## run K
## ml_demodulator
module ml_demodulator(
    i_clk,
    i_reset,
    i_trig,
    i_y_hat,
    i_r,
    i_rd_rdy,
    o_rd_vld,
    o_llr,
    o_hard_bit
);
make LEC_CHECK=0 CAP_MARGIN=20 CORE_MARGIN=2 CORE_UTILIZATION=72 CTS_CLUSTER_DIAMETER=318 CTS_CLUSTER_SIZE=37 PLACE_DENSITY=0.35 SETUP_SLACK_MARGIN=1.3 SLEW_MARGIN=20 finish   # period 4.47 ns
run.sh (not shown) runs the stock make flow with config.mk's settings and CLKGATE_MAP_FILE=.
Status(run K) = ERROR, stage = global routing
Here is what was changed in the inputs of run B compared with run K.
- CTS_CLUSTER_DIAMETER removed (was 318)
- SETUP_SLACK_MARGIN changed from 1.3 to 2.77
- CTS_CLUSTER_SIZE removed (was 37)
- PLACE_DENSITY removed (was 0.35)
- MAX_ROUTING_LAYER newly set to met4
- PLACE_DENSITY_LB_ADDON newly set to 0.04
- the clock period (ns, I/O delays scaled along) changed from 4.47 to 9.97
==> comparison <==
Run B: all stages done; final checks FAILED (negative setup slack). Run B -> run K: XOR/XNOR share of the synthesized area delta 0, exact match. Number of buffers added for setup after CTS came out higher on run B than on run K. [compare] base=run K new=run B: post-place instance area has decreased, number of instances in the placed design shows a reduction of 1754, final weighted congestion in routability-driven placement climbed about 0.32%, post-synth tally of flip-flops with integrated enable closely matched the old numbers. Chip area in the Yosys report: run B vs run K identical.

ml_demodulator again, from the RTL that the note above started with.
clock: 16.3 ns
lec_check: 0
cap_margin: 20
cell_pad_in_sites_global_placement: 2
core_margin: 2
core_utilization: 58
gpl_timing_driven: 1
place_density: 0.85
setup_slack_margin: 2.04
slew_margin: 20
tns_end_percent: 35
Then changed:
CELL_PAD_IN_SITES_GLOBAL_PLACEMENT = not set   (was 2)
CORE_UTILIZATION = 72   (was 58)
GPL_TIMING_DRIVEN = not set   (was 1)
PLACE_DENSITY = not set   (was 0.85)
SETUP_SLACK_MARGIN = 2.77   (was 2.04)
TNS_END_PERCENT = not set   (was 35)
clock period = 9.44 ns   (was 16.3 ns; I/O delays follow)
With this change the flow completed and failed the layout checks on negative setup slack.
Clock skew is lower by 0.0060 ns.
First-iteration DRC count is higher by 95%.
Synthesized area does not change.
Via count is higher by 16%.
Non-clock buffer count is higher by 356.
Then changed:
CTS_CLUSTER_SIZE = 43   (was not set)
HOLD_SLACK_MARGIN = -0.1   (was not set)
MAX_ROUTING_LAYER = met4   (was not set)
SETUP_SLACK_MARGIN = -0.57   (was 2.77)
clock period = 8.24 ns   (was 9.44 ns; I/O delays follow)
With this change the flow aborted during global routing with GRT-0183; area after synthesis is unchanged; die area is unchanged; synthesized cell count stays the same.

ml_demodulator again, from the RTL that the note above started with.
==> flow/design.v (excerpt) <==
module ml_demodulator(
    i_clk,
    i_reset,
    i_trig,
    i_y_hat,
    i_r,
    i_rd_rdy,
    o_rd_vld,
    o_llr,
    o_hard_bit
);
Settings: LEC_CHECK=0, CAP_MARGIN=15, CORE_ASPECT_RATIO=0.5, CORE_MARGIN=2, CORE_UTILIZATION=72, CTS_CLUSTER_DIAMETER=334, CTS_CLUSTER_SIZE=99, PLACE_DENSITY=0.4, SETUP_SLACK_MARGIN=0.71, SLEW_MARGIN=20, TNS_END_PERCENT=5; clock period 5.65 ns.
The first run died in 5_1_grt, error GRT-0116.
Next try:
Settings changed: CAP_MARGIN 15 to 20, CORE_ASPECT_RATIO 0.5 to unset, CORE_UTILIZATION 72 to 70, CTS_CLUSTER_DIAMETER 334 to unset, CTS_CLUSTER_SIZE 99 to unset, PLACE_DENSITY 0.4 to unset, SETUP_SLACK_MARGIN 0.71 to -0.54, TNS_END_PERCENT 5 to unset.
Clock period 5.65 ns to 9.44 ns, I/O delays scaled along.
What happened: The new run ran to the end with violations: setup timing. Die size came out higher by 2.7%. Synthesized cell count is unchanged. Area after synthesis is unchanged.
Next try:
Settings changed: CORE_UTILIZATION 70 to 66, CTS_CLUSTER_SIZE set to 43, SETUP_SLACK_MARGIN -0.54 to -0.57.
Clock period 9.44 ns to 8.24 ns, I/O delays scaled along.
Effect: The changed run reached the layout checks and failed them: setup timing. Clock skew went up by 0.056 ns. Final cell count went up by 7.2%. Hold slack hardly moves. Synthesized area does not change. Global-route usage went up by 0.70 points. Routed wire length went up by 8.9%.
Next try:
Settings changed: CORE_UTILIZATION 66 to 69, SETUP_SLACK_MARGIN -0.57 to 2.44.
After rerunning: This time the run never finished: it broke off in 5_1_grt with ODB-0269. Area after synthesis does not change. Die area shrinks by a few percent. Synthesized cell count is unchanged.
Next try:
Settings changed: HOLD_SLACK_MARGIN set to 0.3, MAX_ROUTING_LAYER set to met4, SETUP_SLACK_MARGIN 2.44 to -0.57.
This time the run completed, yet does not pass: setup timing. Area after synthesis is unchanged. Synthesized cell count does not change. Die area does not change.

pepper:
Starting RTL as in the previous note.
clock: 8.9 ns
lec_check: 0
cap_margin: 20
core_margin: 2
core_utilization: 66
cts_cluster_diameter: 95
max_routing_layer: met4
place_density: 0.6
slew_margin: 20
[flow] pepper | stages: complete | final checks: fail | reason: setup timing
diff inputs: pepper => indigo
- CORE_UTILIZATION: 66 -> 70
- CTS_CLUSTER_DIAMETER: 95 -> unset
- the clock period (ns, I/O delays scaled along): 8.9 -> 8.81
### Flow results
Status: indigo FAILED at global routing (5_1_grt) (tool error)
Reported for pepper and indigo, number of distinct library cells after synthesis turned out identical to the last digit.
Reported for pepper and indigo, count of input and output buffers turned out identical to the last digit.
| die area | indigo vs pepper | 5.6% lower |
pepper -> indigo: register area share after synthesis delta 0, exact match
Going from pepper to indigo, the total core area was found to have gone down by about 5.5%.
Re vertical die dimension: pepper and indigo aren't equal, and the higher value belongs to pepper.
As far as synthesized netlist cell count goes, indigo and pepper are indistinguishable; the numbers are identical.
The run showing the smaller number of placement rows is indigo.
Between pepper and indigo, the cts-stage hold buffer count does not differ in any meaningful way.
Core utilization at floorplan for indigo: 3.9 points up relative to pepper
Changes in xenon relative to indigo:
- setting HOLD_SLACK_MARGIN to -0.1 for the first time
- setting SETUP_SLACK_MARGIN to -0.54 for the first time
- removing PLACE_DENSITY (formerly 0.6)
- removing MAX_ROUTING_LAYER (formerly met4)
- setting CTS_CLUSTER_SIZE to 41 for the first time
- changing the clock period (ns, I/O delays scaled along) from 8.81 to 8.51
Notes after the runs:
Every stage of xenon finished as expected; the final checks, on the other hand, flagged capacitance limit, slew limit, setup timing, which means the layout fails.
As far as post-synthesis async set-or-reset flop share goes, indigo and xenon are indistinguishable; the numbers are identical.
Measured against each other, xenon and indigo differ in number of cells upsized or downsized after cts, the lower figure coming from xenon.
xenon -> indigo: vertical die dimension delta 0, exact match
On post-place instance area: xenon sits above indigo.
Count of placed standard cells including taps in xenon vs indigo: up 238
Comparing indigo against xenon, there is no change at all in mapped cell area.
Number of post-CTS setup repair buffers was higher in indigo than in xenon.
CTS H-tree depth ended up 1 lower on xenon than on indigo.
What harbor does differently from xenon at the input level:
- CTS_CLUSTER_DIAMETER: unset -> 318
- CTS_CLUSTER_SIZE: 41 -> 37
- SETUP_SLACK_MARGIN: -0.54 -> 1.3
- HOLD_SLACK_MARGIN: -0.1 -> unset
- the clock period (ns, I/O delays scaled along): 8.51 -> 4.47
Notes after the runs:
Status: harbor FAILED at global routing (5_1_grt) (tool error)
Per the comparison of harbor with xenon, placer's final routability congestion estimate rose 4.2%, post-placement cell area increased 9.5%, post-CTS setup buffer count -about 34%, number of resized instances in the post-cts repair step +6.0%.
Modified inputs, onyx compared to harbor
- removing CTS_CLUSTER_SIZE (formerly 37)
- removing CTS_CLUSTER_DIAMETER (formerly 318)
- changing CORE_UTILIZATION from 70 to 40
- setting PLACE_DENSITY to 0.6 for the first time
- removing SETUP_SLACK_MARGIN (formerly 1.3)
- changing the clock period (ns, I/O delays scaled along) from 4.47 to 10.7
--- outcome ---
- onyx has completed all stages; timing, DRC and antenna checks passed.
- Looking only at starting utilization of the core area, and setting everything else aside, the lower value of onyx and harbor goes to onyx.
- harbor has higher final weighted congestion of routability-driven global placement than onyx.
- Going from harbor to onyx, area of the core region went up; die outline width up about 30%; count of standard-cell rows went up by about 33%.
The inputs of garnet differ from those of onyx as listed below.
- CORE_UTILIZATION changed from 40 to 58
- the clock period (ns, I/O delays scaled along) changed from 10.7 to 8.89
Notes after the runs:
garnet: complete, dirty (setup timing). On minimum period implied by the final worst setup slack: garnet sits below onyx. Final instance area sits higher in garnet than in onyx. Per the comparison of garnet with onyx, data required time at the worst endpoint saw a decrease; area growth from synthesis to final layout shows an increase of 13 points.

Setup of lane 1:
Starting RTL as in the previous note.
==> flow/config.mk <==
export PLATFORM = sky130hd
export DESIGN_NAME = ml_demodulator
export DESIGN_NICKNAME = ml_demodulator
export VERILOG_FILES = /design/flow/design.v
export SDC_FILE = /design/flow/constraint.sdc
export NUM_CORES = 4
export LEC_CHECK = 0
export CAP_MARGIN = 0
export CORE_MARGIN = 2
export CORE_UTILIZATION = 72
export CTS_CLUSTER_SIZE = 34
export HOLD_SLACK_MARGIN = -0.08
export PLACE_DENSITY = 0.6
export SETUP_SLACK_MARGIN = 1.6
export SLEW_MARGIN = 20
==> flow/constraint.sdc <==
create_clock -name core_clock -period 5.7 [get_ports {i_clk}]
set_input_delay 1.1400 -clock core_clock [delete_from_list [all_inputs] [get_ports {i_clk}]]
set_output_delay 1.1400 -clock core_clock [all_outputs]
set_load 0.01 [all_outputs]
The log for lane 1 ends in global routing (5_1_grt) with error GRT-0116, so the run never completed.
### lane 1 -> lane 2
- clearing HOLD_SLACK_MARGIN, which used to be -0.08
- clearing CTS_CLUSTER_SIZE, which used to be 34
- swapping 72 for 16 in CORE_UTILIZATION
- clearing SETUP_SLACK_MARGIN, which used to be 1.6
- swapping 0 for 20 in CAP_MARGIN
- swapping 5.7 for 11.8 in the clock period (ns, I/O delays scaled along)
[summary]
Every run in lane 2 and lane 1 closed cleanly, with the single exception of lane 1. Lane 1: it failed during global routing (5_1_grt), and the tool reported GRT-0116. Summary — vertical die dimension, lane 2 relative to lane 1: higher, by 110%. Die area for lane 2: about 340% up relative to lane 1. Relative to lane 1, number of setup buffers added after CTS has decreased by 43 in lane 2. Weighted congestion reported at the end of routability-driven placement (higher): lane 1. In terms of compound-cell area share of the yosys netlist, lane 2 and lane 1 differ only marginally. Looking at total half-perimeter wirelength after legalization and detailed placement across both flows, lane 2 is the stronger of the two, with lane 1 trailing. When lane 2 is measured against lane 1, its total of cells resized after clock tree synthesis turns out 268 lower.
#### Input delta (lane 3 over lane 2)
- changing CORE_UTILIZATION from 16 to 44
- changing the clock period (ns, I/O delays scaled along) from 11.8 to 10.7
### Flow results
Lane 2 -> lane 3: wire length per cell after detailed routing increased by more than a quarter. Core area: lane 3 vs lane 2 down about 60%. Between lane 3 and lane 2, the cell area after layout is lower for lane 3. Horizontal die dimension on lane 3 is down relative to lane 2. Re global-route met3 utilization: lane 2 was lower than lane 3. Taking lane 2 as the reference point, the die height of lane 3 falls by 39%. Relative to lane 2, lane 3 improves global-route wire length before repair. A capture point of the worst path of j2_path_r[1][0] is what lane 3 shows, while L_min1_r[1][5] belongs to lane 2. Lane 2 → lane 3: worst setup slack shrank by 0.29 ns, via count grew by 1.6%, utilization grew by 31 points.
Relative to lane 3, the following input files were edited for lane 4:
- CTS_CLUSTER_SIZE: unset -> 37
- PLACE_DENSITY: 0.6 -> unset
- CORE_UTILIZATION: 44 -> 70
- SETUP_SLACK_MARGIN: unset -> 0.72
- the clock period (ns, I/O delays scaled along): 10.7 -> 4.57
For lane 4, the flow was terminated by a tool error in global routing (5_1_grt) and produced no final design.
Re H-tree depth reported by CTS: no difference whatsoever between lane 4 and lane 3.
From lane 4 to lane 3, average size of a mapped cell did not move at all.
Against lane 3, number of cell rows in lane 4 fell by more than 10%.
Lane 4 vs. lane 3: starting density of the core has increased; routability congestion estimate went up by 0.086; post-place instance area rose by 19%; core region area -about 37%; detailed-placement wirelength estimate now sits higher.
